==> flow/design.v <==
module clock_gen(CLK, RESET_N, CLK_FT, CLK_DC, CLK_EX, CLK_WB);
    input          CLK;
    input          RESET_N;
    output         CLK_FT;
    output         CLK_DC;
    output         CLK_EX;
    output         CLK_WB;
    reg            CLK_FT;
    reg            CLK_DC;
    reg            CLK_EX;
    reg            CLK_WB;
    reg [1:0]      COUNT;
    always@(posedge CLK) begin
        if(RESET_N == 1'b0) begin
            COUNT  <= 2'b00;
            CLK_FT <= 0;
            CLK_DC <= 0;
            CLK_EX <= 0;
            CLK_WB <= 0;
        end else begin
        COUNT <= COUNT + 2'b01;
        if(COUNT == 2'b00) begin
            CLK_FT <= 1;
            CLK_DC <= 0;
            CLK_EX <= 0;
            CLK_WB <= 0;
        end 
        else if(COUNT == 2'b01) begin
            CLK_FT <= 0;
            CLK_DC <= 1;
            CLK_EX <= 0;
            CLK_WB <= 0;
        end 
        else if(COUNT == 2'b10) begin
            CLK_FT <= 0;
            CLK_DC <= 0;
            CLK_EX <= 1;
            CLK_WB <= 0;
        end 
        else if(COUNT == 2'b11) begin
            CLK_FT <= 0;
            CLK_DC <= 0;
            CLK_EX <= 0;
            CLK_WB <= 1;
        end
        end
    end
endmodule
module fetch(CLK, CLK_FT, PROM_DATA, PROM_OUT);
    input         CLK;
    input         CLK_FT;
    input [14:0]  PROM_DATA;
    output [14:0] PROM_OUT;
    reg [14:0]    PROM_OUT;
    always@(posedge CLK) begin
        if(CLK_FT)
            PROM_OUT <= PROM_DATA;
    end
endmodule  
module decode(CLK, CLK_DC, PROM_OUT, OP_CODE, OP_DATA);
    input        CLK;
    input        CLK_DC;
    input [14:0] PROM_OUT;
    output [3:0] OP_CODE;
    output [7:0] OP_DATA;
    reg [3:0]    OP_CODE;
    reg [7:0]    OP_DATA;
    always@(posedge CLK) begin
        if(CLK_DC) begin
        OP_CODE <= PROM_OUT[14:11];
        OP_DATA <= PROM_OUT[7:0];
        end
    end
endmodule  
module reg_dc(CLK, CLK_DC, N_REG_IN, REG_0, REG_1, REG_2, REG_3, REG_4, REG_5,
              REG_6, REG_7, N_REG_OUT, REG_OUT);
    input         CLK;
    input         CLK_DC;
    input [2:0]   N_REG_IN;
    input [15:0]  REG_0;
    input [15:0]  REG_1;
    input [15:0]  REG_2;
    input [15:0]  REG_3;
    input [15:0]  REG_4;
    input [15:0]  REG_5;
    input [15:0]  REG_6;
    input [15:0]  REG_7;
    output [2:0]  N_REG_OUT;
    output [15:0] REG_OUT;
    reg [2:0]     N_REG_OUT;
    reg [15:0]    REG_OUT;
    always@(posedge CLK) if(CLK_DC) begin
        N_REG_OUT <= N_REG_IN;
        case(N_REG_IN)
            3'b000: REG_OUT <= REG_0;
            3'b001: REG_OUT <= REG_1;
            3'b010: REG_OUT <= REG_2;
            3'b011: REG_OUT <= REG_3;
            3'b100: REG_OUT <= REG_4;
            3'b101: REG_OUT <= REG_5;
            3'b110: REG_OUT <= REG_6;
            3'b111: REG_OUT <= REG_7;
        endcase  
    end
endmodule  
module ram_dc(CLK, CLK_DC, RAM_AD_IN, RAM_0, RAM_1, RAM_2, RAM_3, RAM_4, RAM_5,
              RAM_6, RAM_7, IO65_IN, RAM_AD_OUT, RAM_OUT);
    input         CLK;
    input         CLK_DC;
    input [7:0]   RAM_AD_IN;
    input [15:0]  RAM_0;
    input [15:0]  RAM_1;
    input [15:0]  RAM_2;
    input [15:0]  RAM_3;
    input [15:0]  RAM_4;
    input [15:0]  RAM_5;
    input [15:0]  RAM_6;
    input [15:0]  RAM_7;
    input [15:0]  IO65_IN;
    output [7:0]  RAM_AD_OUT;
    output [15:0] RAM_OUT;
    reg [7:0]     RAM_AD_OUT;
    reg [15:0]    RAM_OUT;
    always@(posedge CLK) if(CLK_DC) begin
        RAM_AD_OUT <= RAM_AD_IN;
        case(RAM_AD_IN)
            8'h00: RAM_OUT <= RAM_0;
            8'h01: RAM_OUT <= RAM_1;
            8'h02: RAM_OUT <= RAM_2;
            8'h03: RAM_OUT <= RAM_3;
            8'h04: RAM_OUT <= RAM_4;
            8'h05: RAM_OUT <= RAM_5;
            8'h06: RAM_OUT <= RAM_6;
            8'h07: RAM_OUT <= RAM_7;
            8'h40: RAM_OUT <= IO65_IN;
            default: RAM_OUT <= 16'hFFFF;
        endcase
    end
endmodule  
module exec(CLK, CLK_EX, RESET_N, OP_CODE, REG_A, REG_B, OP_DATA, RAM_OUT, P_COUNT,
            REG_IN, RAM_IN, REG_WEN, RAM_WEN, HALT);
    input         CLK;
    input         CLK_EX;
    input         RESET_N;
    input [3:0]   OP_CODE;
    input [15:0]  REG_A;
    input [15:0]  REG_B;
    input [7:0]   OP_DATA;
    input [15:0]  RAM_OUT;
    output [7:0]  P_COUNT;
    output [15:0] REG_IN;
    output [15:0] RAM_IN;
    output        REG_WEN;
    output        RAM_WEN;
    output        HALT;
    reg [7:0]     P_COUNT;
    reg [15:0]    REG_IN;
    reg [15:0]    RAM_IN;
    reg           REG_WEN;
    reg           RAM_WEN;
    reg           CMP_FLAG;
    reg           HALT;
    always@(posedge CLK) begin
        if(RESET_N == 1'b0) begin
            P_COUNT <= 0;
            CMP_FLAG <= 0;
            REG_WEN <= 0;
            RAM_WEN <= 0;
            HALT <= 0;
        end else if(CLK_EX) begin
            case(OP_CODE)
                4'h0: begin      
                    REG_IN  <= REG_B;
                    REG_WEN <= 1;
                    RAM_WEN <= 0;
                    P_COUNT <= P_COUNT + 8'h01;
                end
                4'h1: begin      
                    REG_IN  <= REG_A + REG_B;
                    REG_WEN <= 1;
                    RAM_WEN <= 0;
                    P_COUNT <= P_COUNT + 8'h01;
                end
                4'h2: begin      
                    REG_IN  <= REG_A - REG_B;
                    REG_WEN <= 1;
                    RAM_WEN <= 0;
                    P_COUNT <= P_COUNT + 8'h01;
                end
                4'h3: begin      
                    REG_IN  <= REG_A & REG_B;
                    REG_WEN <= 1;
                    RAM_WEN <= 0;
                    P_COUNT <= P_COUNT + 8'h01;
                end
                4'h4: begin      
                    REG_IN  <= REG_A | REG_B;
                    REG_WEN <= 1;
                    RAM_WEN <= 0;
                    P_COUNT <= P_COUNT + 8'h01;
                end
                4'h5: begin      
                    REG_IN  <= (REG_A << 1);
                    REG_WEN <= 1;
                    RAM_WEN <= 0;
                    P_COUNT <= P_COUNT + 8'h01;
                end
                4'h6: begin      
                    REG_IN  <= (REG_A >> 1);
                    REG_WEN <= 1;
                    RAM_WEN <= 0;
                    P_COUNT <= P_COUNT + 8'h01;
                end
                4'h7: begin      
                    REG_IN  <= ((REG_A >> 1) | REG_A & 16'h8000);
                    REG_WEN <= 1;
                    RAM_WEN <= 0;
                    P_COUNT <= P_COUNT + 8'h01;
                end 
                4'h8: begin      
                    REG_IN  <= {REG_A[15:8], OP_DATA};
                    REG_WEN <= 1;
                    RAM_WEN <= 0;
                    P_COUNT <= P_COUNT + 8'h01;
                end
                4'h9: begin      
                    REG_IN  <= {OP_DATA, REG_A[7:0]};
                    REG_WEN <= 1;
                    RAM_WEN <= 0;
                    P_COUNT <= P_COUNT + 8'h01;
                end
                4'hA: begin      
                    CMP_FLAG <= REG_A == REG_B ? 1'b1 : 1'b0;
                    REG_WEN  <= 0;
                    RAM_WEN  <= 0;
                    P_COUNT <= P_COUNT + 8'h01;
                end
                4'hB: begin      
                    REG_WEN <= 0;
                    RAM_WEN <= 0;
                    P_COUNT <= CMP_FLAG ? OP_DATA : P_COUNT + 8'h01;
                end
                4'hC: begin      
                    REG_WEN <= 0;
                    RAM_WEN <= 0;
                    P_COUNT <= OP_DATA;
                end
                4'hD: begin      
                    REG_IN  <= RAM_OUT;
                    REG_WEN <= 1;
                    RAM_WEN <= 0;
                    P_COUNT <= P_COUNT + 8'h01;
                end
                4'hE: begin      
                    RAM_IN  <= REG_A;
                    REG_WEN <= 0;
                    RAM_WEN <= 1;
                    P_COUNT <= P_COUNT + 8'h01;
                end
                4'hF: begin      
                    REG_WEN <= 0;
                    RAM_WEN <= 0;
                    HALT <= 1;
                end
            endcase  
        end  
    end  
endmodule  
module reg_wb(CLK, CLK_WB, RESET_N, N_REG, REG_IN, REG_WEN, REG_0, REG_1, REG_2,
              REG_3, REG_4, REG_5, REG_6, REG_7);
    input         CLK;
    input         CLK_WB;
    input         RESET_N;
    input [2:0]   N_REG;
    input [15:0]  REG_IN;
    input         REG_WEN;
    output [15:0] REG_0;
    output [15:0] REG_1;
    output [15:0] REG_2;
    output [15:0] REG_3;
    output [15:0] REG_4;
    output [15:0] REG_5;
    output [15:0] REG_6;
    output [15:0] REG_7;
    reg [15:0]    REG_0;
    reg [15:0]    REG_1;
    reg [15:0]    REG_2;
    reg [15:0]    REG_3;
    reg [15:0]    REG_4;
    reg [15:0]    REG_5;
    reg [15:0]    REG_6;
    reg [15:0]    REG_7;
    always@(posedge CLK) begin
        if(RESET_N == 1'b0) begin
            REG_0 <= 0;
            REG_1 <= 0;
            REG_2 <= 0;
            REG_3 <= 0;
            REG_4 <= 0;
            REG_5 <= 0;
            REG_6 <= 0;
            REG_7 <= 0;
        end else if(CLK_WB) begin
            if(REG_WEN) begin
                case(N_REG)
                    3'h0: REG_0 <= REG_IN;
                    3'h1: REG_1 <= REG_IN;
                    3'h2: REG_2 <= REG_IN;
                    3'h3: REG_3 <= REG_IN;
                    3'h4: REG_4 <= REG_IN;
                    3'h5: REG_5 <= REG_IN;
                    3'h6: REG_6 <= REG_IN;
                    3'h7: REG_7 <= REG_IN;
                endcase  
            end  
        end  
    end  
endmodule  
module ram_wb(CLK, CLK_WB, RESET_N, RAM_ADDR, RAM_IN, RAM_WEN, RAM_0, RAM_1, RAM_2, RAM_3,
              RAM_4, RAM_5, RAM_6, RAM_7, IO64_OUT);
    input         CLK;
    input         CLK_WB;
    input         RESET_N;
    input [7:0]   RAM_ADDR;
    input [15:0]  RAM_IN;
    input         RAM_WEN;
    output [15:0] RAM_0;
    output [15:0] RAM_1;
    output [15:0] RAM_2;
    output [15:0] RAM_3;
    output [15:0] RAM_4;
    output [15:0] RAM_5;
    output [15:0] RAM_6;
    output [15:0] RAM_7;
    output [15:0] IO64_OUT;
    reg [15:0]    RAM_0;
    reg [15:0]    RAM_1;
    reg [15:0]    RAM_2;
    reg [15:0]    RAM_3;
    reg [15:0]    RAM_4;
    reg [15:0]    RAM_5;
    reg [15:0]    RAM_6;
    reg [15:0]    RAM_7;
    reg [15:0]    IO64_OUT;
    always@(posedge CLK) begin
        if(RESET_N == 1'b0) begin
            RAM_0 <= 0;
            RAM_1 <= 0;
            RAM_2 <= 0;
            RAM_3 <= 0;
            RAM_4 <= 0;
            RAM_5 <= 0;
            RAM_6 <= 0;
            RAM_7 <= 0;
            IO64_OUT <= 0;
        end else if(CLK_WB && RAM_WEN) begin
            case(RAM_ADDR)
                8'h0: RAM_0 <= RAM_IN;
                8'h1: RAM_1 <= RAM_IN;
                8'h2: RAM_2 <= RAM_IN;
                8'h3: RAM_3 <= RAM_IN;
                8'h4: RAM_4 <= RAM_IN;
                8'h5: RAM_5 <= RAM_IN;
                8'h6: RAM_6 <= RAM_IN;
                8'h7: RAM_7 <= RAM_IN;
                8'h40: IO64_OUT <= RAM_IN;
            endcase  
        end  
    end  
endmodule  
module cpu15(CLK, RESET_N, IO65_IN, IO64_OUT, PROM_ADDR, PROM_DATA, HALT);
    input         CLK;
    input         RESET_N;
    input [15:0]  IO65_IN;
    output [15:0] IO64_OUT;
    output [7:0]  PROM_ADDR;
    input [14:0]  PROM_DATA;
    output        HALT;
    wire          CLK_FT;
    wire          CLK_DC;
    wire          CLK_EX;
    wire          CLK_WB;
    wire [7:0]    P_COUNT;
    wire [14:0]   PROM_OUT;
    wire [3:0]    OP_CODE;
    wire [7:0]    OP_DATA;
    wire [15:0]   REG_0;
    wire [15:0]   REG_1;
    wire [15:0]   REG_2;
    wire [15:0]   REG_3;
    wire [15:0]   REG_4;
    wire [15:0]   REG_5;
    wire [15:0]   REG_6;
    wire [15:0]   REG_7;
    wire [2:0]    N_REG_A;
    wire [2:0]    N_REG_B;
    wire [15:0]   REG_A;
    wire [15:0]   REG_B;
    wire [15:0]   RAM_0;
    wire [15:0]   RAM_1;
    wire [15:0]   RAM_2;
    wire [15:0]   RAM_3;
    wire [15:0]   RAM_4;
    wire [15:0]   RAM_5;
    wire [15:0]   RAM_6;
    wire [15:0]   RAM_7;
    wire [7:0]    RAM_ADDR;
    wire [15:0]   RAM_OUT;
    wire [15:0]   REG_IN;
    wire [15:0]   RAM_IN;
    wire          REG_WEN;
    wire          RAM_WEN;
    clock_gen C1(CLK, RESET_N, CLK_FT, CLK_DC, CLK_EX, CLK_WB);
    assign PROM_ADDR = P_COUNT;
    fetch C2(CLK, CLK_FT, PROM_DATA, PROM_OUT);
    decode C3(CLK, CLK_DC, PROM_OUT, OP_CODE, OP_DATA);
    reg_dc C4(CLK, CLK_DC, PROM_OUT[10:8], REG_0, REG_1, REG_2, REG_3, REG_4, REG_5,
              REG_6, REG_7, N_REG_A, REG_A);
    reg_dc C5(CLK, CLK_DC, PROM_OUT[7:5], REG_0, REG_1, REG_2, REG_3, REG_4, REG_5,
              REG_6, REG_7, N_REG_B, REG_B);
    ram_dc C6(CLK, CLK_DC, PROM_OUT[7:0], RAM_0, RAM_1, RAM_2, RAM_3, RAM_4, RAM_5,
              RAM_6, RAM_7, IO65_IN, RAM_ADDR, RAM_OUT);
    exec C7(CLK, CLK_EX, RESET_N, OP_CODE, REG_A, REG_B, OP_DATA, RAM_OUT, P_COUNT,
            REG_IN, RAM_IN, REG_WEN, RAM_WEN, HALT);
    reg_wb C8(CLK, CLK_WB, RESET_N, N_REG_A, REG_IN, REG_WEN, REG_0, REG_1, REG_2,
              REG_3, REG_4, REG_5, REG_6, REG_7);
    ram_wb C9(CLK, CLK_WB, RESET_N, RAM_ADDR, RAM_IN, RAM_WEN, RAM_0, RAM_1, RAM_2, RAM_3,
              RAM_4, RAM_5, RAM_6, RAM_7, IO64_OUT);
endmodule  
==> flow/run.sh <==
#!/bin/bash
# the make line also repeats each setting of config.mk as NAME=value (left out here)
make -C /OpenROAD-flow-scripts/flow DESIGN_CONFIG=/design/flow/config.mk WORK_HOME=/design/flow/orfs CLKGATE_MAP_FILE= finish
==> flow/config.mk <==
export PLATFORM = sky130hd
export DESIGN_NAME = cpu15
export DESIGN_NICKNAME = cpu15
export VERILOG_FILES = /design/flow/design.v
export SDC_FILE = /design/flow/constraint.sdc
export NUM_CORES = 4
export LEC_CHECK = 0
export CAP_MARGIN = 20
export CORE_MARGIN = 2
export CORE_UTILIZATION = 9
export SLEW_MARGIN = 40
==> flow/constraint.sdc <==
create_clock -name core_clock -period 13.1 [get_ports {CLK}]
set_input_delay 2.6200 -clock core_clock [delete_from_list [all_inputs] [get_ports {CLK}]]
set_output_delay 2.6200 -clock core_clock [all_outputs]
set_load 0.01 [all_outputs]
==> flow_summary.html, run 1 <==
<h2>Synthesis and place &amp; route</h2>
<table>
<tr><th>Metric</th><th>Value</th></tr>
<tr><th colspan="2">Clocking</th></tr>
<tr><td>Count of cells resized by post-cts repair</td><td>0</td></tr>
<tr><td>Clock-pin slew on the worst setup and hold paths</td><td>0.06 ns</td></tr>
<tr><td>Postcts setup bufs</td><td>0</td></tr>
<tr><td>Clock buffer count from CTS</td><td>45</td></tr>
<tr><td>Deepest clock path buffer count</td><td>3</td></tr>
<tr><td>Cell at the root of the clock tree</td><td>clkbuf_16</td></tr>
<tr><td>Skew-Pair Late Insertion Delay</td><td>0.58 ns</td></tr>
<tr><td>Number of sinks handled by clock tree synthesis</td><td>400</td></tr>
<tr><td>CTS Hold Buffers Added</td><td>0</td></tr>
<tr><td>Clock tree from TritonCTS</td><td>built</td></tr>
<tr><td>CTS H-tree lvls</td><td>2</td></tr>
<tr><th colspan="2">Power and ir drop</th></tr>
<tr><td>Combinational share of power</td><td>0.066</td></tr>
<tr><td>Leakage</td><td>a little under 8 nW</td></tr>
<tr><td>Power per standard cell area</td><td>104 mW/mm^2</td></tr>
<tr><td>Switching power share of the total</td><td>0.244</td></tr>
<tr><td>Clk network pwr share</td><td>0.468</td></tr>
<tr><td>Power drawn by the sequential cells</td><td>~1.3 mW</td></tr>
<tr><td>Power consumed by the clock network</td><td>roughly 1.3 mW</td></tr>
<tr><td>Total power consumption of the routed design</td><td>2.78 mW</td></tr>
<tr><td>Combinational cell power</td><td>184 uW</td></tr>
<tr><td>Largest voltage drop on the vdd net</td><td>0.106 mV</td></tr>
<tr><td>Biggest consumer</td><td>registers</td></tr>
<tr><td>Sequential fraction of design power</td><td>0.466</td></tr>
<tr><td>Internal power summed over all cells</td><td>2.10 mW</td></tr>
<tr><td>Total net switching power</td><td>between 600 and 700 uW</td></tr>
<tr><th colspan="2">Yosys</th></tr>
<tr><td>Simple-Gate Fraction of Synth Area</td><td>0.188</td></tr>
<tr><td>Yosys Chip Area</td><td>0.0211 sq mm</td></tr>
<tr><td>Post-synthesis area per instance</td><td>8.66 sq um</td></tr>
<tr><td>Total of flip-flops plus latches after synthesis</td><td>400</td></tr>
<tr><td>Floorplan Nets</td><td>2,531</td></tr>
<tr><td>Cell area after synthesis</td><td>0.0211 sq mm</td></tr>
<tr><td>Xor/xnor cell area share of the yosys netlist</td><td>0.000829</td></tr>
<tr><td>Number of unique standard cell types used by synthesis</td><td>around 74</td></tr>
<tr><td>Post-synthesis cell type with the largest instance count</td><td>nand2_1</td></tr>
<tr><td>Most common flop cell mapped by yosys</td><td>dfxtp_1</td></tr>
<tr><td>Share of synthesized cell area in full adder, half adder and majority cells</td><td>0.0351</td></tr>
<tr><td>Most numerous cell types in the synthesized netlist</td><td>632 x nand2_1, 290 x dfxtp_1, 261 x a21boi_0</td></tr>
<tr><td>Cell count after synthesis</td><td>2,440</td></tr>
<tr><td>Max-area cell share</td><td>0.275</td></tr>
<tr><td>Number of cells in Yosys stat</td><td>~2,400</td></tr>
<tr><td>Top cells, area</td><td>dfxtp_1 27%, edfxtp_1 16%, nand2_1 11%, a21boi_0 9.3%, mux4_2 3.7%</td></tr>
<tr><td>Ys async rst share</td><td>0</td></tr>
<tr><td>Top non-seq family</td><td>AND-OR/OR-AND gates</td></tr>
<tr><td>Post-synthesis cell type with the largest combined area</td><td>dfxtp_1</td></tr>
<tr><td>Number of warnings issued by yosys</td><td>8</td></tr>
<tr><td>Share of synthesized cell area in and-or and or-and compound cells</td><td>0.218</td></tr>
<tr><td>Register area share after synthesis</td><td>0.431</td></tr>
<tr><td>EDFF count, synth</td><td>110</td></tr>
<tr><td>Multiplexer share</td><td>0.0773</td></tr>
<tr><th colspan="2">Placement</th></tr>
<tr><td>Half-perimeter wire length of the detailed placement result</td><td>48,000 microns</td></tr>
<tr><td>Number of instances in the placed design</td><td>5,452</td></tr>
<tr><td># port buffers</td><td>57</td></tr>
<tr><td>Post-detailed-placement cell area</td><td>around 0.025 sq mm</td></tr>
<tr><td>Dpl ws</td><td>approximately 9 ns</td></tr>
<tr><td>Weighted congestion at the end of routability-driven global placement</td><td>0.861</td></tr>
<tr><th colspan="2">Worst setup path</th></tr>
<tr><td>Setup crit end kind</td><td>output pin</td></tr>
<tr><td>Capture point of the critical path</td><td>PROM_ADDR[5]</td></tr>
<tr><td>Crit-path cells</td><td>clkdlybuf4s50_1</td></tr>
<tr><td>Stages on the worst setup path</td><td>1</td></tr>
<tr><td>Buffer-and-inverter tally for the worst setup path</td><td>1</td></tr>
<tr><td>Crit path launch type</td><td>flop</td></tr>
<tr><td>Capturing point of the worst reg2reg path</td><td>C7.REG_IN[11]$_DFFE_PP_</td></tr>
<tr><td>Critical Path Start</td><td>C7.P_COUNT[5]$_SDFFE_PN0P_</td></tr>
<tr><td>Required time of the critical path</td><td>10.48 ns</td></tr>
<tr><td>Arrival time at the worst endpoint</td><td>~1.7 ns</td></tr>
<tr><td>Worst reg2reg path startpoint</td><td>C4.REG_OUT[7]$_DFFE_PP_</td></tr>
<tr><td>Worst reg-to-reg setup slack</td><td>between 9 and 10 ns</td></tr>
<tr><td>Slowest-stage cell, CP</td><td>clkdlybuf4s50_1</td></tr>
<tr><td>Number of cell instances on the worst register-to-register path</td><td>9</td></tr>
<tr><td>Critical path peak fanout</td><td>5</td></tr>
<tr><td>Max stage delay on crit path</td><td>0.72 ns</td></tr>
<tr><td>Cell family with most CP delay</td><td>buffers and inverters</td></tr>
<tr><td>Start-to-end type of the worst setup path</td><td>flop to output pin</td></tr>
<tr><th colspan="2">Routing</th></tr>
<tr><td>Number of vias per cell after detailed routing</td><td>roughly 3.3</td></tr>
<tr><td>Count of antenna diodes in the layout</td><td>0</td></tr>
<tr><td>Post-route ant nets</td><td>0</td></tr>
<tr><td>Avg WL per Cell</td><td>13.3 microns</td></tr>
<tr><td>DRC violation count after routing</td><td>0</td></tr>
<tr><td>DR iter-0 viols</td><td>1,833</td></tr>
<tr><td>Vias after detailed routing</td><td>18,200</td></tr>
<tr><td>Total iterations of the first detailed-routing run</td><td>6</td></tr>
<tr><td>Post-detailed-routing wire length</td><td>between 70,000 and 80,000 microns</td></tr>
<tr><th colspan="2">Layout</th></tr>
<tr><td>Post-Layout Inst Area</td><td>roughly 0.027 sq mm</td></tr>
<tr><td>Final Instance Count excl. Fillers</td><td>5,536</td></tr>
<tr><td>Sequential cell area in the final layout</td><td>just over 0.009 sq mm</td></tr>
<tr><td>Post-route core utilization</td><td>0.114</td></tr>
<tr><td>Footprint of the multi-input gates</td><td>approximately 0.011 sq mm</td></tr>
<tr><td>Tally of filler cells in the layout</td><td>26,800</td></tr>
<tr><td>Area overhead of the layout relative to synthesis</td><td>26.1%</td></tr>
<tr><td>Number of nets in the layout</td><td>2,459</td></tr>
<tr><th colspan="2">Final timing</th></tr>
<tr><td>Achievable clock frequency</td><td>230 MHz</td></tr>
<tr><td>Post-route clock skew</td><td>0.0210 ns</td></tr>
<tr><td>Final setup viols</td><td>0</td></tr>
<tr><td>Setup slack of the critical path after layout</td><td>~8.8 ns</td></tr>
<tr><td>Final Slew Violations</td><td>0</td></tr>
<tr><td>Tcrit/Tclk final</td><td>0.332</td></tr>
<tr><td>Number of hold-slack violations in the final timing report</td><td>0</td></tr>
<tr><td>Setup repair after global routing missed its margin</td><td>no</td></tr>
<tr><td>Remaining max-slew budget at the tightest pin</td><td>0.396</td></tr>
<tr><td>Fin Hold WS</td><td>around 0.43 ns</td></tr>
<tr><td>Sum of negative setup slack</td><td>0 ns</td></tr>
<tr><td>Transition at the pin with the smallest max-transition slack</td><td>between 0.9 and 1 ns</td></tr>
<tr><td>Post-layout min period</td><td>4.34 ns</td></tr>
<tr><th colspan="2">Floorplanning</th></tr>
<tr><td>Number of rows created at floorplan</td><td>around 180</td></tr>
<tr><td>Starting density of the core</td><td>0.0907</td></tr>
<tr><td>I/O pin count</td><td>58</td></tr>
<tr><td>Horizontal die dimension</td><td>488 microns</td></tr>
<tr><td>Chip area</td><td>0.239 sq mm</td></tr>
<tr><td>Die Y</td><td>488 microns</td></tr>
<tr><td>Area of the core</td><td>0.233 sq mm</td></tr>
<tr><th colspan="2">Global routing</th></tr>
<tr><td>Number of antenna violations at the first check in global routing</td><td>1</td></tr>
<tr><td>Global route overflow</td><td>0</td></tr>
<tr><td>Maximum number of pins on one net before global-route repair</td><td>approximately 130</td></tr>
<tr><td>Aggregate global-route resource usage</td><td>0.0591</td></tr>
<tr><td>Vias in the first global route</td><td>roughly 18,000</td></tr>
<tr><td>Global-route wire length before repair</td><td>roughly 110,000 microns</td></tr>
<tr><th colspan="2">Flow run</th></tr>
<tr><td>Number of max-cap violations</td><td>0</td></tr>
<tr><td>Number of warnings in the stage logs</td><td>68</td></tr>
<tr><th colspan="2">Worst hold path</th></tr>
<tr><td>Min-Delay Startpoint</td><td>C2.PROM_OUT[14]$_DFFE_PP_</td></tr>
<tr><td>Hold Path Stages</td><td>0</td></tr>
<tr><td>Worst hold path endpoint</td><td>C3.OP_CODE[3]$_DFFE_PP_</td></tr>
<tr><td>Kind of path behind the tightest hold check</td><td>flop to flop</td></tr>
<tr><th colspan="2">Outcome</th></tr>
<tr><td>Run status</td><td>complete, no violations</td></tr>
</table>
## area by class of cell
class,instances,area share
timing repair buffer,80,0.0289
inverter,69,0.00972
tap,3132,0.147
clock buffer,61,0.0473
sequential,400,0.342
multi-input combinational,1772,0.416
clock inverter,22,0.00921
## layer usage
layer,track usage,part of all wire
met5,0,0
met4,0.0217,0.032
met3,0.00889,0.076
met2,0.0951,0.46
met1,0.0795,0.43
==> run 2: changes to the inputs <==
CORE_ASPECT_RATIO = 0.59   (was default)
CORE_UTILIZATION = 29   (was 9)
CTS_CLUSTER_DIAMETER = 124   (was default)
GPL_ROUTABILITY_DRIVEN = 0   (was default)
PLACE_DENSITY = 0.45   (was default)
SETUP_SLACK_MARGIN = 0.96   (was default)
TNS_END_PERCENT = 60   (was default)
clock period = 4.96 ns   (was 13.1 ns; I/O delays follow)
==> flow_summary.html, run 2 <==
<h2>Synthesis and place &amp; route</h2>
<table>
<tr><th>Metric</th><th>Value</th></tr>
<tr><th colspan="2">Clocking</th></tr>
<tr><td>Clock tree from TritonCTS</td><td>built</td></tr>
<tr><td>Count of cells resized by post-cts repair</td><td>0</td></tr>
<tr><td>Skew-Pair Late Insertion Delay</td><td>0.60 ns</td></tr>
<tr><td>CTS H-tree lvls</td><td>2</td></tr>
<tr><td>Clock-pin slew on the worst setup and hold paths</td><td>0.07 ns</td></tr>
<tr><td>Clock buffer count from CTS</td><td>~43</td></tr>
<tr><td>Postcts setup bufs</td><td>0</td></tr>
<tr><td>Cell at the root of the clock tree</td><td>clkbuf_16</td></tr>
<tr><td>Deepest clock path buffer count</td><td>3</td></tr>
<tr><td>CTS Hold Buffers Added</td><td>0</td></tr>
<tr><td>Number of sinks handled by clock tree synthesis</td><td>400</td></tr>
<tr><th colspan="2">Yosys</th></tr>
<tr><td>Top non-seq family</td><td>AND-OR/OR-AND gates</td></tr>
<tr><td>Post-synthesis area per instance</td><td>8.66 sq um</td></tr>
<tr><td>Register area share after synthesis</td><td>0.431</td></tr>
<tr><td>Cell area after synthesis</td><td>roughly 0.021 sq mm</td></tr>
<tr><td>Most common flop cell mapped by yosys</td><td>dfxtp_1</td></tr>
<tr><td>Number of unique standard cell types used by synthesis</td><td>74</td></tr>
<tr><td>Share of synthesized cell area in and-or and or-and compound cells</td><td>0.218</td></tr>
<tr><td>Max-area cell share</td><td>0.275</td></tr>
<tr><td>Yosys Chip Area</td><td>0.0211 sq mm</td></tr>
<tr><td>Number of warnings issued by yosys</td><td>8</td></tr>
<tr><td>Xor/xnor cell area share of the yosys netlist</td><td>0.000829</td></tr>
<tr><td>Simple-Gate Fraction of Synth Area</td><td>0.188</td></tr>
<tr><td>Total of flip-flops plus latches after synthesis</td><td>400</td></tr>
<tr><td>Share of synthesized cell area in full adder, half adder and majority cells</td><td>0.0351</td></tr>
<tr><td>Post-synthesis cell type with the largest combined area</td><td>dfxtp_1</td></tr>
<tr><td>Post-synthesis cell type with the largest instance count</td><td>nand2_1</td></tr>
<tr><td>EDFF count, synth</td><td>between 100 and 150</td></tr>
<tr><td>Ys async rst share</td><td>0</td></tr>
<tr><td>Most numerous cell types in the synthesized netlist</td><td>632 x nand2_1, 290 x dfxtp_1, 261 x a21boi_0</td></tr>
<tr><td>Cell count after synthesis</td><td>2,440</td></tr>
<tr><td>Top cells, area</td><td>dfxtp_1 27%, edfxtp_1 16%, nand2_1 11%, a21boi_0 9.3%, mux4_2 3.7%</td></tr>
<tr><td>Floorplan Nets</td><td>between 2,000 and 3,000</td></tr>
<tr><td>Multiplexer share</td><td>0.0773</td></tr>
<tr><td>Number of cells in Yosys stat</td><td>2,440</td></tr>
<tr><th colspan="2">Global routing</th></tr>
<tr><td>Vias in the first global route</td><td>17,400</td></tr>
<tr><td>Number of antenna violations at the first check in global routing</td><td>7</td></tr>
<tr><td>Global route overflow</td><td>0</td></tr>
<tr><td>Global-route wire length before repair</td><td>roughly 120,000 microns</td></tr>
<tr><td>Aggregate global-route resource usage</td><td>0.214</td></tr>
<tr><td>Maximum number of pins on one net before global-route repair</td><td>about 160</td></tr>
<tr><th colspan="2">Power and ir drop</th></tr>
<tr><td>Leakage</td><td>roughly 7.9 nW</td></tr>
<tr><td>Switching power share of the total</td><td>0.260</td></tr>
<tr><td>Total power consumption of the routed design</td><td>7.21 mW</td></tr>
<tr><td>Internal power summed over all cells</td><td>5.34 mW</td></tr>
<tr><td>Power per standard cell area</td><td>302 mW/mm^2</td></tr>
<tr><td>Clk network pwr share</td><td>0.454</td></tr>
<tr><td>Largest voltage drop on the vdd net</td><td>roughly 0.24 mV</td></tr>
<tr><td>Biggest consumer</td><td>registers</td></tr>
<tr><td>Total net switching power</td><td>1.87 mW</td></tr>
<tr><td>Power consumed by the clock network</td><td>3.28 mW</td></tr>
<tr><td>Power drawn by the sequential cells</td><td>roughly 3.4 mW</td></tr>
<tr><td>Combinational cell power</td><td>519 uW</td></tr>
<tr><td>Combinational share of power</td><td>0.072</td></tr>
<tr><td>Sequential fraction of design power</td><td>0.474</td></tr>
<tr><th colspan="2">Floorplanning</th></tr>
<tr><td>Die Y</td><td>211 microns</td></tr>
<tr><td>Area of the core</td><td>0.0716 sq mm</td></tr>
<tr><td>I/O pin count</td><td>58</td></tr>
<tr><td>Chip area</td><td>0.0751 sq mm</td></tr>
<tr><td>Horizontal die dimension</td><td>roughly 360 microns</td></tr>
<tr><td>Starting density of the core</td><td>0.295</td></tr>
<tr><td>Number of rows created at floorplan</td><td>~75</td></tr>
<tr><th colspan="2">Routing</th></tr>
<tr><td>DRC violation count after routing</td><td>0</td></tr>
<tr><td>DR iter-0 viols</td><td>around 2,200</td></tr>
<tr><td>Total iterations of the first detailed-routing run</td><td>5</td></tr>
<tr><td>Vias after detailed routing</td><td>18,500</td></tr>
<tr><td>Number of vias per cell after detailed routing</td><td>approximately 5.5</td></tr>
<tr><td>Post-route ant nets</td><td>0</td></tr>
<tr><td>Post-detailed-routing wire length</td><td>~82,000 microns</td></tr>
<tr><td>Avg WL per Cell</td><td>between 20 and 25 microns</td></tr>
<tr><th colspan="2">Placement</th></tr>
<tr><td>Post-detailed-placement cell area</td><td>0.0225 sq mm</td></tr>
<tr><td>Half-perimeter wire length of the detailed placement result</td><td>56,500 microns</td></tr>
<tr><td># port buffers</td><td>57</td></tr>
<tr><td>Dpl ws</td><td>1.97 ns</td></tr>
<tr><td>Number of instances in the placed design</td><td>around 3,300</td></tr>
<tr><th colspan="2">Worst setup path</th></tr>
<tr><td>Worst reg-to-reg setup slack</td><td>1.90 ns</td></tr>
<tr><td>Required time of the critical path</td><td>5.31 ns</td></tr>
<tr><td>Critical path peak fanout</td><td>5</td></tr>
<tr><td>Max stage delay on crit path</td><td>0.48 ns</td></tr>
<tr><td>Stages on the worst setup path</td><td>10</td></tr>
<tr><td>Start-to-end type of the worst setup path</td><td>flop to flop</td></tr>
<tr><td>Crit path launch type</td><td>flop</td></tr>
<tr><td>Arrival time at the worst endpoint</td><td>3.41 ns</td></tr>
<tr><td>Cell family with most CP delay</td><td>AND-OR/OR-AND gates</td></tr>
<tr><td>Number of cell instances on the worst register-to-register path</td><td>10</td></tr>
<tr><td>Crit-path cells</td><td>inv_1 -&gt; ha_1 -&gt; inv_1 -&gt; fa_1 -&gt; nor2b_1 -&gt; o21ai_0 -&gt; a21oi_1 -&gt; o21ai_0 -&gt; mux2_2 -&gt; o32a_1</td></tr>
<tr><td>Worst reg2reg path startpoint</td><td>C4.REG_OUT[0]$_DFFE_PP_</td></tr>
<tr><td>Setup crit end kind</td><td>flop</td></tr>
<tr><td>Slowest-stage cell, CP</td><td>edfxtp_1</td></tr>
<tr><td>Critical Path Start</td><td>C4.REG_OUT[0]$_DFFE_PP_</td></tr>
<tr><td>Capture point of the critical path</td><td>C7.REG_IN[12]$_DFFE_PP_</td></tr>
<tr><td>Buffer-and-inverter tally for the worst setup path</td><td>2</td></tr>
<tr><td>Capturing point of the worst reg2reg path</td><td>C7.REG_IN[12]$_DFFE_PP_</td></tr>
<tr><th colspan="2">Final timing</th></tr>
<tr><td>Final setup viols</td><td>0</td></tr>
<tr><td>Sum of negative setup slack</td><td>0 ns</td></tr>
<tr><td>Setup repair after global routing missed its margin</td><td>no</td></tr>
<tr><td>Achievable clock frequency</td><td>326 MHz</td></tr>
<tr><td>Setup slack of the critical path after layout</td><td>1.90 ns</td></tr>
<tr><td>Post-layout min period</td><td>3.06 ns</td></tr>
<tr><td>Post-route clock skew</td><td>0.0265 ns</td></tr>
<tr><td>Number of hold-slack violations in the final timing report</td><td>0</td></tr>
<tr><td>Final Slew Violations</td><td>0</td></tr>
<tr><td>Tcrit/Tclk final</td><td>0.618</td></tr>
<tr><td>Remaining max-slew budget at the tightest pin</td><td>0.372</td></tr>
<tr><td>Fin Hold WS</td><td>roughly 0.45 ns</td></tr>
<tr><td>Transition at the pin with the smallest max-transition slack</td><td>0.939 ns</td></tr>
<tr><th colspan="2">Layout</th></tr>
<tr><td>Area overhead of the layout relative to synthesis</td><td>13.2%</td></tr>
<tr><td>Sequential cell area in the final layout</td><td>about 0.0091 sq mm</td></tr>
<tr><td>Post-route core utilization</td><td>0.334</td></tr>
<tr><td>Post-Layout Inst Area</td><td>0.0239 sq mm</td></tr>
<tr><td>Final Instance Count excl. Fillers</td><td>3,384</td></tr>
<tr><td>Footprint of the multi-input gates</td><td>approximately 0.011 sq mm</td></tr>
<tr><td>Tally of filler cells in the layout</td><td>7,350</td></tr>
<tr><td>Number of nets in the layout</td><td>2,474</td></tr>
<tr><th colspan="2">Worst hold path</th></tr>
<tr><td>Min-Delay Startpoint</td><td>C2.PROM_OUT[12]$_DFFE_PP_</td></tr>
<tr><td>Kind of path behind the tightest hold check</td><td>flop to flop</td></tr>
<tr><td>Worst hold path endpoint</td><td>C3.OP_CODE[1]$_DFFE_PP_</td></tr>
<tr><td>Hold Path Stages</td><td>0</td></tr>
<tr><th colspan="2">Flow run</th></tr>
<tr><td>Number of warnings in the stage logs</td><td>68</td></tr>
<tr><td>Number of max-cap violations</td><td>0</td></tr>
<tr><th colspan="2">Outcome</th></tr>
<tr><td>Run status</td><td>complete, no violations</td></tr>
</table>
-- run 2: layer usage --
layer / track usage / vias to the layer above / routed length (microns)
met5: 0 / - / 50
met4: 0.0495 / 6 / 1440
met3: 0.0552 / 110 / 7780
met2: 0.271 / 802 / 30400
met1: 0.348 / 9218 / 42000
li1: - / 8404 / -
-- run 2: area by class of cell --
cell class / count / share of cell area
antenna: 4 / 0.000419
timing repair buffer: 97 / 0.0376
clock inverter: 30 / 0.00932
sequential: 400 / 0.381
inverter: 69 / 0.0108
multi-input combinational: 1772 / 0.462
clock buffer: 50 / 0.0483
tap: 962 / 0.0503
==> run 3: changes to the inputs <==
CORE_ASPECT_RATIO = default   (was 0.59)
CORE_UTILIZATION = 72   (was 29)
CTS_CLUSTER_DIAMETER = default   (was 124)
CTS_CLUSTER_SIZE = 20   (was default)
GPL_ROUTABILITY_DRIVEN = default   (was 0)
PLACE_DENSITY = 0.64   (was 0.45)
SETUP_SLACK_MARGIN = default   (was 0.96)
SLEW_MARGIN = 20   (was 40)
TNS_END_PERCENT = default   (was 60)
clock period = 2.26 ns   (was 4.96 ns; I/O delays follow)
==> flow_summary.html, run 3 <==
<h2>Synthesis and place &amp; route</h2>
<table>
<tr><th>Metric</th><th>Value</th></tr>
<tr><th colspan="2">Yosys</th></tr>
<tr><td>Most common flop cell mapped by yosys</td><td>dfxtp_1</td></tr>
<tr><td>Top non-seq family</td><td>AND-OR/OR-AND gates</td></tr>
<tr><td>Top cells, area</td><td>dfxtp_1 27%, edfxtp_1 16%, nand2_1 11%, a21boi_0 9.3%, mux4_2 3.7%</td></tr>
<tr><td>Total of flip-flops plus latches after synthesis</td><td>roughly 400</td></tr>
<tr><td>Number of cells in Yosys stat</td><td>2,440</td></tr>
<tr><td>Post-synthesis area per instance</td><td>between 8 and 9 sq um</td></tr>
<tr><td>Cell count after synthesis</td><td>2,440</td></tr>
<tr><td>Max-area cell share</td><td>0.275</td></tr>
<tr><td>Simple-Gate Fraction of Synth Area</td><td>0.188</td></tr>
<tr><td>Ys async rst share</td><td>0</td></tr>
<tr><td>Number of warnings issued by yosys</td><td>8</td></tr>
<tr><td>Number of unique standard cell types used by synthesis</td><td>74</td></tr>
<tr><td>Share of synthesized cell area in and-or and or-and compound cells</td><td>0.218</td></tr>
<tr><td>Yosys Chip Area</td><td>0.0211 sq mm</td></tr>
<tr><td>Multiplexer share</td><td>0.0773</td></tr>
<tr><td>Cell area after synthesis</td><td>0.0211 sq mm</td></tr>
<tr><td>Post-synthesis cell type with the largest instance count</td><td>nand2_1</td></tr>
<tr><td>Post-synthesis cell type with the largest combined area</td><td>dfxtp_1</td></tr>
<tr><td>Share of synthesized cell area in full adder, half adder and majority cells</td><td>0.0351</td></tr>
<tr><td>Most numerous cell types in the synthesized netlist</td><td>632 x nand2_1, 290 x dfxtp_1, 261 x a21boi_0</td></tr>
<tr><td>EDFF count, synth</td><td>between 100 and 150</td></tr>
<tr><td>Xor/xnor cell area share of the yosys netlist</td><td>0.000829</td></tr>
<tr><td>Floorplan Nets</td><td>2,531</td></tr>
<tr><td>Register area share after synthesis</td><td>0.431</td></tr>
<tr><th colspan="2">Floorplanning</th></tr>
<tr><td>Die Y</td><td>175 microns</td></tr>
<tr><td>Horizontal die dimension</td><td>approximately 180 microns</td></tr>
<tr><td>I/O pin count</td><td>58</td></tr>
<tr><td>Number of rows created at floorplan</td><td>62</td></tr>
<tr><td>Chip area</td><td>between 0.03 and 0.04 sq mm</td></tr>
<tr><td>Area of the core</td><td>between 0.02 and 0.03 sq mm</td></tr>
<tr><td>Starting density of the core</td><td>0.734</td></tr>
<tr><th colspan="2">Power and ir drop</th></tr>
<tr><td>Biggest consumer</td><td>registers</td></tr>
<tr><td>Leakage</td><td>just over 9 nW</td></tr>
<tr><td>Clk network pwr share</td><td>0.444</td></tr>
<tr><td>Sequential fraction of design power</td><td>0.468</td></tr>
<tr><td>Combinational cell power</td><td>~1.4 mW</td></tr>
<tr><td>Power consumed by the clock network</td><td>7.10 mW</td></tr>
<tr><td>Largest voltage drop on the vdd net</td><td>0.683 mV</td></tr>
<tr><td>Power drawn by the sequential cells</td><td>around 7.5 mW</td></tr>
<tr><td>Switching power share of the total</td><td>0.255</td></tr>
<tr><td>Total net switching power</td><td>4.08 mW</td></tr>
<tr><td>Internal power summed over all cells</td><td>around 12 mW</td></tr>
<tr><td>Combinational share of power</td><td>0.089</td></tr>
<tr><td>Power per standard cell area</td><td>between 600 and 700 mW/mm^2</td></tr>
<tr><td>Total power consumption of the routed design</td><td>16.0 mW</td></tr>
<tr><th colspan="2">Worst setup path</th></tr>
<tr><td>Required time of the critical path</td><td>2.72 ns</td></tr>
<tr><td>Setup crit end kind</td><td>flop</td></tr>
<tr><td>Critical Path Start</td><td>C6.RAM_AD_OUT[7]$_DFFE_PP_</td></tr>
<tr><td>Buffer-and-inverter tally for the worst setup path</td><td>2</td></tr>
<tr><td>Crit-path cells</td><td>nor4_4 -&gt; nand3_2 -&gt; buf_6 -&gt; or3_4 -&gt; nor3_4 -&gt; clkbuf_16 -&gt; nand2_1 -&gt; a21boi_0</td></tr>
<tr><td>Worst reg-to-reg setup slack</td><td>-0.44 ns</td></tr>
<tr><td>Arrival time at the worst endpoint</td><td>3.15 ns</td></tr>
<tr><td>Crit path launch type</td><td>flop</td></tr>
<tr><td>Cell family with most CP delay</td><td>simple AND/OR/NAND/NOR gates</td></tr>
<tr><td>Slowest-stage cell, CP</td><td>edfxtp_1</td></tr>
<tr><td>Stages on the worst setup path</td><td>8</td></tr>
<tr><td>Max stage delay on crit path</td><td>0.53 ns</td></tr>
<tr><td>Start-to-end type of the worst setup path</td><td>flop to flop</td></tr>
<tr><td>Capture point of the critical path</td><td>C9.RAM_0[3]$_SDFFE_PN0P_</td></tr>
<tr><td>Number of cell instances on the worst register-to-register path</td><td>8</td></tr>
<tr><td>Worst reg2reg path startpoint</td><td>C6.RAM_AD_OUT[7]$_DFFE_PP_</td></tr>
<tr><td>Critical path peak fanout</td><td>8</td></tr>
<tr><td>Capturing point of the worst reg2reg path</td><td>C9.RAM_0[3]$_SDFFE_PN0P_</td></tr>
<tr><th colspan="2">Outcome</th></tr>
<tr><td>Run status</td><td>finished with violations</td></tr>
<tr><td>Layout Check Failures</td><td>negative setup slack</td></tr>
<tr><th colspan="2">Global routing</th></tr>
<tr><td>Global route overflow</td><td>0</td></tr>
<tr><td>Maximum number of pins on one net before global-route repair</td><td>88</td></tr>
<tr><td>Number of antenna violations at the first check in global routing</td><td>5</td></tr>
<tr><td>Aggregate global-route resource usage</td><td>0.489</td></tr>
<tr><td>Vias in the first global route</td><td>20,900</td></tr>
<tr><td>Global-route wire length before repair</td><td>~120,000 microns</td></tr>
<tr><th colspan="2">Routing</th></tr>
<tr><td>Number of vias per cell after detailed routing</td><td>7.43</td></tr>
<tr><td>Detailed route wirelength on metal2</td><td>roughly 36,000 microns</td></tr>
<tr><td>DRC violation count after routing</td><td>0</td></tr>
<tr><td>Highest metal layer with signal wires</td><td>met5</td></tr>
<tr><td>Avg WL per Cell</td><td>between 20 and 30 microns</td></tr>
<tr><td>Post-detailed-routing wire length</td><td>86,200 microns</td></tr>
<tr><td>Met3 Wirelength</td><td>between 10,000 and 15,000 microns</td></tr>
<tr><td>Vias after detailed routing</td><td>between 20,000 and 25,000</td></tr>
<tr><td>DR iter-0 viols</td><td>4,621</td></tr>
<tr><td>Detailed-route wire length on metal 1</td><td>27,400 microns</td></tr>
<tr><td>Total iterations of the first detailed-routing run</td><td>11</td></tr>
<tr><td>Post-route ant nets</td><td>0</td></tr>
<tr><th colspan="2">Clocking</th></tr>
<tr><td>Deepest clock path buffer count</td><td>3</td></tr>
<tr><td>Clock buffer count from CTS</td><td>40</td></tr>
<tr><td>CTS Hold Buffers Added</td><td>0</td></tr>
<tr><td>Number of sinks handled by clock tree synthesis</td><td>400</td></tr>
<tr><td>Skew-Pair Late Insertion Delay</td><td>0.56 ns</td></tr>
<tr><td>Clock tree from TritonCTS</td><td>built</td></tr>
<tr><td>Cell at the root of the clock tree</td><td>clkbuf_16</td></tr>
<tr><td>CTS H-tree lvls</td><td>2</td></tr>
<tr><td>Clock-pin slew on the worst setup and hold paths</td><td>0.07 ns</td></tr>
<tr><th colspan="2">Final timing</th></tr>
<tr><td>Tcrit/Tclk final</td><td>1.19</td></tr>
<tr><td>Setup repair after global routing missed its margin</td><td>yes</td></tr>
<tr><td>Achievable clock frequency</td><td>about 370 MHz</td></tr>
<tr><td>Post-layout min period</td><td>about 2.7 ns</td></tr>
<tr><td>Final Slew Violations</td><td>0</td></tr>
<tr><td>Setup slack of the critical path after layout</td><td>-0.436 ns</td></tr>
<tr><td>Final setup viols</td><td>141</td></tr>
<tr><td>Post-route clock skew</td><td>around 0.03 ns</td></tr>
<tr><td>Transition at the pin with the smallest max-transition slack</td><td>approximately 1.1 ns</td></tr>
<tr><td>Remaining max-slew budget at the tightest pin</td><td>0.274</td></tr>
<tr><td>Number of hold-slack violations in the final timing report</td><td>0</td></tr>
<tr><th colspan="2">Layout</th></tr>
<tr><td>Footprint of the multi-input gates</td><td>0.0117 sq mm</td></tr>
<tr><td>Area overhead of the layout relative to synthesis</td><td>22.5%</td></tr>
<tr><td>Tally of filler cells in the layout</td><td>between 1,000 and 1,500</td></tr>
<tr><td>Number of nets in the layout</td><td>2,699</td></tr>
<tr><td>Sequential cell area in the final layout</td><td>0.00911 sq mm</td></tr>
<tr><th colspan="2">Flow run</th></tr>
<tr><td>Number of max-cap violations</td><td>0</td></tr>
<tr><td>Number of warnings in the stage logs</td><td>69</td></tr>
<tr><th colspan="2">Worst hold path</th></tr>
<tr><td>Worst hold path endpoint</td><td>C9.IO64_OUT[0]$_SDFFE_PN0P_</td></tr>
<tr><td>Kind of path behind the tightest hold check</td><td>input port to flop</td></tr>
<tr><td>Hold Path Stages</td><td>2</td></tr>
<tr><td>Min-Delay Startpoint</td><td>RESET_N</td></tr>
<tr><th colspan="2">Placement</th></tr>
<tr><td># port buffers</td><td>57</td></tr>
<tr><td>Half-perimeter wire length of the detailed placement result</td><td>49,200 microns</td></tr>
<tr><td>Weighted congestion at the end of routability-driven global placement</td><td>1.01</td></tr>
<tr><td>Dpl ws</td><td>-0.280 ns</td></tr>
</table>
==> run 3: final cells by class <==
type	count	area share
inverters	69	0.0101
clock inverters	18	0.00856
repair buffers	325	0.117
well taps	384	0.0186
multi-input cells	1772	0.451
clock buffers	53	0.0427
diodes	3	0.000290
flip-flops and latches	400	0.352
==> run 3: metal layers <==
metal	vias to the layer above	track usage
met5	-	0
met4	4	0.283
met3	935	0.126
met2	2533	0.770
met1	10100	0.612
li1	8855	-
==> run 3: what timing repair did <==
item                       4_1_cts  5_1_grt
pin swaps                       17       70
setup endpoints to repair       18       74
gates cloned                     0        5
buffers inserted                14       18
gates resized                   46      227
==> run 3: per-stage QoR <==
stage / TNS, ns / util / hold WS (ns) / std cells / area (sq um)
floorplan: -0.366 / - / 0.400 / 2440 / 21200
global placement: -1.27 / 0.818 / 0.411 / 2914 / 23500
detailed placement: -1.83 / 0.818 / 0.413 / 2914 / 23500
CTS: -1.07 / 0.874 / 0.246 / 2999 / 25200
global route: -21.38 / 0.899 / 0.257 / 3021 / 25900
finish: -18.79 / 0.899 / 0.247 / 3024 / 25900
==> run 4: changes to the inputs <==
CAP_MARGIN = 30   (was 20)
CELL_PAD_IN_SITES_DETAIL_PLACEMENT = 2   (was default)
CORE_UTILIZATION = 70   (was 72)
CTS_CLUSTER_DIAMETER = 74   (was default)
CTS_CLUSTER_SIZE = 68   (was 20)
GPL_ROUTABILITY_DRIVEN = 1   (was default)
MAX_ROUTING_LAYER = met4   (was default)
MIN_ROUTING_LAYER = met2   (was default)
PLACE_DENSITY = default   (was 0.64)
PLACE_DENSITY_LB_ADDON = 0.08   (was default)
TNS_END_PERCENT = 95   (was default)
clock period = 3.25 ns   (was 2.26 ns; I/O delays follow)
==> flow_summary.html, run 4 <==
<h3>Flow metrics</h3>
<table>
<tr><th>Metric</th><th>Value</th></tr>
<tr><th colspan="2">Yosys</th></tr>
<tr><td>Ys async rst share</td><td>0</td></tr>
<tr><td>Xor/xnor cell area share of the yosys netlist</td><td>0.000829</td></tr>
<tr><td>Share of synthesized cell area in and-or and or-and compound cells</td><td>0.218</td></tr>
<tr><td>Share of synthesized cell area in full adder, half adder and majority cells</td><td>0.0351</td></tr>
<tr><td>Yosys Chip Area</td><td>approximately 0.021 sq mm</td></tr>
<tr><td>Top cells, area</td><td>dfxtp_1 27%, edfxtp_1 16%, nand2_1 11%, a21boi_0 9.3%, mux4_2 3.7%</td></tr>
<tr><td>Floorplan Nets</td><td>2,531</td></tr>
<tr><td>Top non-seq family</td><td>AND-OR/OR-AND gates</td></tr>
<tr><td>Number of warnings issued by yosys</td><td>8</td></tr>
<tr><td>Cell count after synthesis</td><td>2,440</td></tr>
<tr><td>Simple-Gate Fraction of Synth Area</td><td>0.188</td></tr>
<tr><td>EDFF count, synth</td><td>between 100 and 150</td></tr>
<tr><td>Total of flip-flops plus latches after synthesis</td><td>400</td></tr>
<tr><td>Post-synthesis cell type with the largest combined area</td><td>dfxtp_1</td></tr>
<tr><td>Register area share after synthesis</td><td>0.431</td></tr>
<tr><td>Cell area after synthesis</td><td>0.0211 sq mm</td></tr>
<tr><td>Most common flop cell mapped by yosys</td><td>dfxtp_1</td></tr>
<tr><td>Post-synthesis cell type with the largest instance count</td><td>nand2_1</td></tr>
<tr><td>Most numerous cell types in the synthesized netlist</td><td>632 x nand2_1, 290 x dfxtp_1, 261 x a21boi_0</td></tr>
<tr><td>Max-area cell share</td><td>0.275</td></tr>
<tr><td>Multiplexer share</td><td>0.0773</td></tr>
<tr><td>Post-synthesis area per instance</td><td>8.66 sq um</td></tr>
<tr><td>Number of unique standard cell types used by synthesis</td><td>74</td></tr>
<tr><td>Number of cells in Yosys stat</td><td>2,440</td></tr>
<tr><th colspan="2">Floorplanning</th></tr>
<tr><td>I/O pin count</td><td>58</td></tr>
<tr><td>Horizontal die dimension</td><td>178 microns</td></tr>
<tr><td>Number of rows created at floorplan</td><td>63</td></tr>
<tr><td>Die Y</td><td>178 microns</td></tr>
<tr><td>Starting density of the core</td><td>0.713</td></tr>
<tr><td>Chip area</td><td>0.0316 sq mm</td></tr>
<tr><td>Area of the core</td><td>0.0296 sq mm</td></tr>
<tr><th colspan="2">Outcome</th></tr>
<tr><td>Run status</td><td>stopped before the end</td></tr>
<tr><td>Last step reached</td><td>detailed placement</td></tr>
<tr><td>Error that stopped the run</td><td>[ERROR DPL-0033] detailed placement checks failed during check placement.</td></tr>
<tr><th colspan="2">Placement</th></tr>
<tr><td>Weighted congestion at the end of routability-driven global placement</td><td>1.07</td></tr>
<tr><td># port buffers</td><td>57</td></tr>
</table>
==> run 5: changes to the inputs <==
ABC_AREA = 1   (was default)
CAP_MARGIN = 20   (was 30)
CELL_PAD_IN_SITES_DETAIL_PLACEMENT = default   (was 2)
CORE_UTILIZATION = 72   (was 70)
CTS_CLUSTER_DIAMETER = 64   (was 74)
CTS_CLUSTER_SIZE = 14   (was 68)
GPL_ROUTABILITY_DRIVEN = default   (was 1)
MAX_ROUTING_LAYER = default   (was met4)
MIN_ROUTING_LAYER = default   (was met2)
PLACE_DENSITY_LB_ADDON = 0.28   (was 0.08)
SETUP_SLACK_MARGIN = 0.32   (was default)
TNS_END_PERCENT = default   (was 95)
clock period = 2.68 ns   (was 3.25 ns; I/O delays follow)
==> flow_summary.html, run 5 <==
<h2>Synthesis and place &amp; route</h2>
<table>
<tr><th>Metric</th><th>Value</th></tr>
<tr><th colspan="2">Floorplanning</th></tr>
<tr><td>Number of rows created at floorplan</td><td>60</td></tr>
<tr><td>Die Y</td><td>around 170 microns</td></tr>
<tr><td>I/O pin count</td><td>58</td></tr>
<tr><td>Chip area</td><td>0.0286 sq mm</td></tr>
<tr><td>Starting density of the core</td><td>0.730</td></tr>
<tr><td>Horizontal die dimension</td><td>169 microns</td></tr>
<tr><td>Area of the core</td><td>0.0269 sq mm</td></tr>
<tr><th colspan="2">Global routing</th></tr>
<tr><td>Aggregate global-route resource usage</td><td>0.468</td></tr>
<tr><td>Global-route wire length before repair</td><td>roughly 100,000 microns</td></tr>
<tr><td>Vias in the first global route</td><td>18,900</td></tr>
<tr><td>Number of antenna violations at the first check in global routing</td><td>5</td></tr>
<tr><td>Global route overflow</td><td>0</td></tr>
<tr><td>Maximum number of pins on one net before global-route repair</td><td>205</td></tr>
<tr><th colspan="2">Yosys</th></tr>
<tr><td>Share of synthesized cell area in and-or and or-and compound cells</td><td>0.226</td></tr>
<tr><td>Xor/xnor cell area share of the yosys netlist</td><td>0.00179</td></tr>
<tr><td>Top non-seq family</td><td>AND-OR/OR-AND gates</td></tr>
<tr><td>Top cells, area</td><td>dfxtp_1 30%, edfxtp_1 17%, nand2_1 7.0%, a21oi_1 6.1%, o21ai_0 5.7%</td></tr>
<tr><td>Most common flop cell mapped by yosys</td><td>dfxtp_1</td></tr>
<tr><td>Yosys Chip Area</td><td>a little under 0.02 sq mm</td></tr>
<tr><td>Cell area after synthesis</td><td>0.0196 sq mm</td></tr>
<tr><td>Simple-Gate Fraction of Synth Area</td><td>0.180</td></tr>
<tr><td>EDFF count, synth</td><td>110</td></tr>
<tr><td>Post-synthesis cell type with the largest combined area</td><td>dfxtp_1</td></tr>
<tr><td>Post-synthesis area per instance</td><td>8.02 sq um</td></tr>
<tr><td>Max-area cell share</td><td>0.296</td></tr>
<tr><td>Share of synthesized cell area in full adder, half adder and majority cells</td><td>0.0377</td></tr>
<tr><td>Floorplan Nets</td><td>2,537</td></tr>
<tr><td>Most numerous cell types in the synthesized netlist</td><td>368 x nand2_1, 290 x dfxtp_1, 281 x inv_1</td></tr>
<tr><td>Cell count after synthesis</td><td>2,446</td></tr>
<tr><td>Ys async rst share</td><td>0</td></tr>
<tr><td>Number of unique standard cell types used by synthesis</td><td>a little under 50</td></tr>
<tr><td>Number of warnings issued by yosys</td><td>8</td></tr>
<tr><td>Post-synthesis cell type with the largest instance count</td><td>nand2_1</td></tr>
<tr><td>Register area share after synthesis</td><td>0.464</td></tr>
<tr><td>Multiplexer share</td><td>0</td></tr>
<tr><td>Number of cells in Yosys stat</td><td>2,446</td></tr>
<tr><td>Total of flip-flops plus latches after synthesis</td><td>roughly 400</td></tr>
<tr><th colspan="2">Final timing</th></tr>
<tr><td>Achievable clock frequency</td><td>398 MHz</td></tr>
<tr><td>Fin Hold WS</td><td>0.455 ns</td></tr>
<tr><td>Transition at the pin with the smallest max-transition slack</td><td>around 1.0 ns</td></tr>
<tr><td>Post-route clock skew</td><td>0.0319 ns</td></tr>
<tr><td>Sum of negative setup slack</td><td>0 ns</td></tr>
<tr><td>Number of hold-slack violations in the final timing report</td><td>0</td></tr>
<tr><td>Final Slew Violations</td><td>0</td></tr>
<tr><td>Setup repair after global routing missed its margin</td><td>yes</td></tr>
<tr><td>Tcrit/Tclk final</td><td>0.937</td></tr>
<tr><td>Final setup viols</td><td>0</td></tr>
<tr><td>Post-layout min period</td><td>2.51 ns</td></tr>
<tr><td>Remaining max-slew budget at the tightest pin</td><td>0.309</td></tr>
<tr><th colspan="2">Flow run</th></tr>
<tr><td>Number of warnings in the stage logs</td><td>68</td></tr>
<tr><td>Number of max-cap violations</td><td>0</td></tr>
<tr><th colspan="2">Clocking</th></tr>
<tr><td>Cell at the root of the clock tree</td><td>clkbuf_16</td></tr>
<tr><td>Number of sinks handled by clock tree synthesis</td><td>400</td></tr>
<tr><td>Deepest clock path buffer count</td><td>3</td></tr>
<tr><td>CTS H-tree lvls</td><td>2</td></tr>
<tr><td>Clock tree from TritonCTS</td><td>built</td></tr>
<tr><td>Skew-Pair Late Insertion Delay</td><td>between 0.5 and 0.6 ns</td></tr>
<tr><td>Clock-pin slew on the worst setup and hold paths</td><td>0.07 ns</td></tr>
<tr><td>Clock buffer count from CTS</td><td>38</td></tr>
<tr><th colspan="2">Routing</th></tr>
<tr><td>Post-detailed-routing wire length</td><td>about 68,000 microns</td></tr>
<tr><td>DRC violation count after routing</td><td>0</td></tr>
<tr><td>Vias after detailed routing</td><td>19,500</td></tr>
<tr><td>Avg WL per Cell</td><td>24.0 microns</td></tr>
<tr><td>Post-route ant nets</td><td>0</td></tr>
<tr><td>Total iterations of the first detailed-routing run</td><td>12</td></tr>
<tr><td>DR iter-0 viols</td><td>about 3,400</td></tr>
<tr><td>Number of vias per cell after detailed routing</td><td>6.85</td></tr>
<tr><th colspan="2">Power and ir drop</th></tr>
<tr><td>Combinational share of power</td><td>0.044</td></tr>
<tr><td>Power consumed by the clock network</td><td>5.08 mW</td></tr>
<tr><td>Power per standard cell area</td><td>roughly 550 mW/mm^2</td></tr>
<tr><td>Biggest consumer</td><td>registers</td></tr>
<tr><td>Clk network pwr share</td><td>0.426</td></tr>
<tr><td>Sequential fraction of design power</td><td>0.530</td></tr>
<tr><td>Combinational cell power</td><td>526 uW</td></tr>
<tr><td>Total net switching power</td><td>2.84 mW</td></tr>
<tr><td>Leakage</td><td>8.15 nW</td></tr>
<tr><td>Internal power summed over all cells</td><td>9.08 mW</td></tr>
<tr><td>Total power consumption of the routed design</td><td>around 12 mW</td></tr>
<tr><td>Largest voltage drop on the vdd net</td><td>0.764 mV</td></tr>
<tr><td>Switching power share of the total</td><td>0.238</td></tr>
<tr><td>Power drawn by the sequential cells</td><td>6.32 mW</td></tr>
<tr><th colspan="2">Worst setup path</th></tr>
<tr><td>Worst reg2reg path startpoint</td><td>C6.RAM_AD_OUT[7]$_DFFE_PP_</td></tr>
<tr><td>Arrival time at the worst endpoint</td><td>2.97 ns</td></tr>
<tr><td>Cell family with most CP delay</td><td>simple AND/OR/NAND/NOR gates</td></tr>
<tr><td>Critical path peak fanout</td><td>16</td></tr>
<tr><td>Slowest-stage cell, CP</td><td>nor2_2</td></tr>
<tr><td>Worst reg-to-reg setup slack</td><td>around 0.17 ns</td></tr>
<tr><td>Stages on the worst setup path</td><td>7</td></tr>
<tr><td>Buffer-and-inverter tally for the worst setup path</td><td>2</td></tr>
<tr><td>Required time of the critical path</td><td>3.14 ns</td></tr>
<tr><td>Crit path launch type</td><td>flop</td></tr>
<tr><td>Start-to-end type of the worst setup path</td><td>flop to flop</td></tr>
<tr><td>Capturing point of the worst reg2reg path</td><td>C9.RAM_7[15]$_SDFFE_PN0P_</td></tr>
<tr><td>Number of cell instances on the worst register-to-register path</td><td>7</td></tr>
<tr><td>Setup crit end kind</td><td>flop</td></tr>
<tr><td>Crit-path cells</td><td>inv_1 -&gt; nand3_4 -&gt; inv_2 -&gt; nand3_2 -&gt; nor2_2 -&gt; o21ai_1 -&gt; a21oi_1</td></tr>
<tr><td>Critical Path Start</td><td>C6.RAM_AD_OUT[7]$_DFFE_PP_</td></tr>
<tr><td>Max stage delay on crit path</td><td>~0.84 ns</td></tr>
<tr><td>Capture point of the critical path</td><td>C9.RAM_7[15]$_SDFFE_PN0P_</td></tr>
<tr><th colspan="2">Placement</th></tr>
<tr><td>Weighted congestion at the end of routability-driven global placement</td><td>1.02</td></tr>
<tr><td># port buffers</td><td>57</td></tr>
<tr><td>Post-detailed-placement cell area</td><td>around 0.020 sq mm</td></tr>
<tr><td>Half-perimeter wire length of the detailed placement result</td><td>44,400 microns</td></tr>
<tr><td>Number of instances in the placed design</td><td>2,772</td></tr>
<tr><th colspan="2">Layout</th></tr>
<tr><td>Post-Layout Inst Area</td><td>around 0.022 sq mm</td></tr>
<tr><td>Final Instance Count excl. Fillers</td><td>2,850</td></tr>
<tr><td>Number of nets in the layout</td><td>2,576</td></tr>
<tr><td>Area overhead of the layout relative to synthesis</td><td>10.7%</td></tr>
<tr><th colspan="2">Worst hold path</th></tr>
<tr><td>Hold Path Stages</td><td>0</td></tr>
<tr><td>Min-Delay Startpoint</td><td>C2.PROM_OUT[14]$_DFFE_PP_</td></tr>
<tr><td>Worst hold path endpoint</td><td>C3.OP_CODE[3]$_DFFE_PP_</td></tr>
<tr><td>Kind of path behind the tightest hold check</td><td>flop to flop</td></tr>
<tr><th colspan="2">Outcome</th></tr>
<tr><td>Run status</td><td>complete, no violations</td></tr>
</table>
[run 5: final cells by class]
cell class / count / area, sq um
Clock inverter: 6 / 66.3
Antenna cell: 1 / 2.50
Multi-Input combinational cell: 1610 / 8800
Sequential cell: 400 / 9110
Clock buffer: 57 / 1030
Tap cell: 341 / 427
Inverter: 309 / 1170
Timing Repair Buffer: 126 / 1120
Fill cell: 1697 / 5150
[run 5: through the flow]
stage / setup WS, ns / utilization
floorplan: 0.337 / -
global placement: 0.312 / 0.762
detailed placement: 0.300 / 0.762
CTS: 0.321 / 0.804
global route: 0.230 / 0.808
finish: 0.169 / 0.809
[run 5: routing by layer]
layer | vias up | share of wire | GRT usage
met1 | 8947 | 0.35 | 0.596
met2 | 1707 | 0.44 | 0.733
li1 | 8436 | - | -
met3 | 437 | 0.15 | 0.130
met4 | 6 | 0.066 | 0.248
met5 | - | 0.00058 | 0
[run 5: repair_timing]
| action | 4_1_cts | 5_1_grt |
|---|---|---|
| pin swaps | 0 | 3 |
| buffers inserted | 3 | 9 |
| hold buffers | 0 | 0 |
| setup endpoints to repair | 2 | 44 |
| cloned | 0 | 2 |
| endpoints found under the hold margin | 0 | 0 |
| gates resized | 0 | 18 |
Power is estimated from default activity; no workload was simulated.
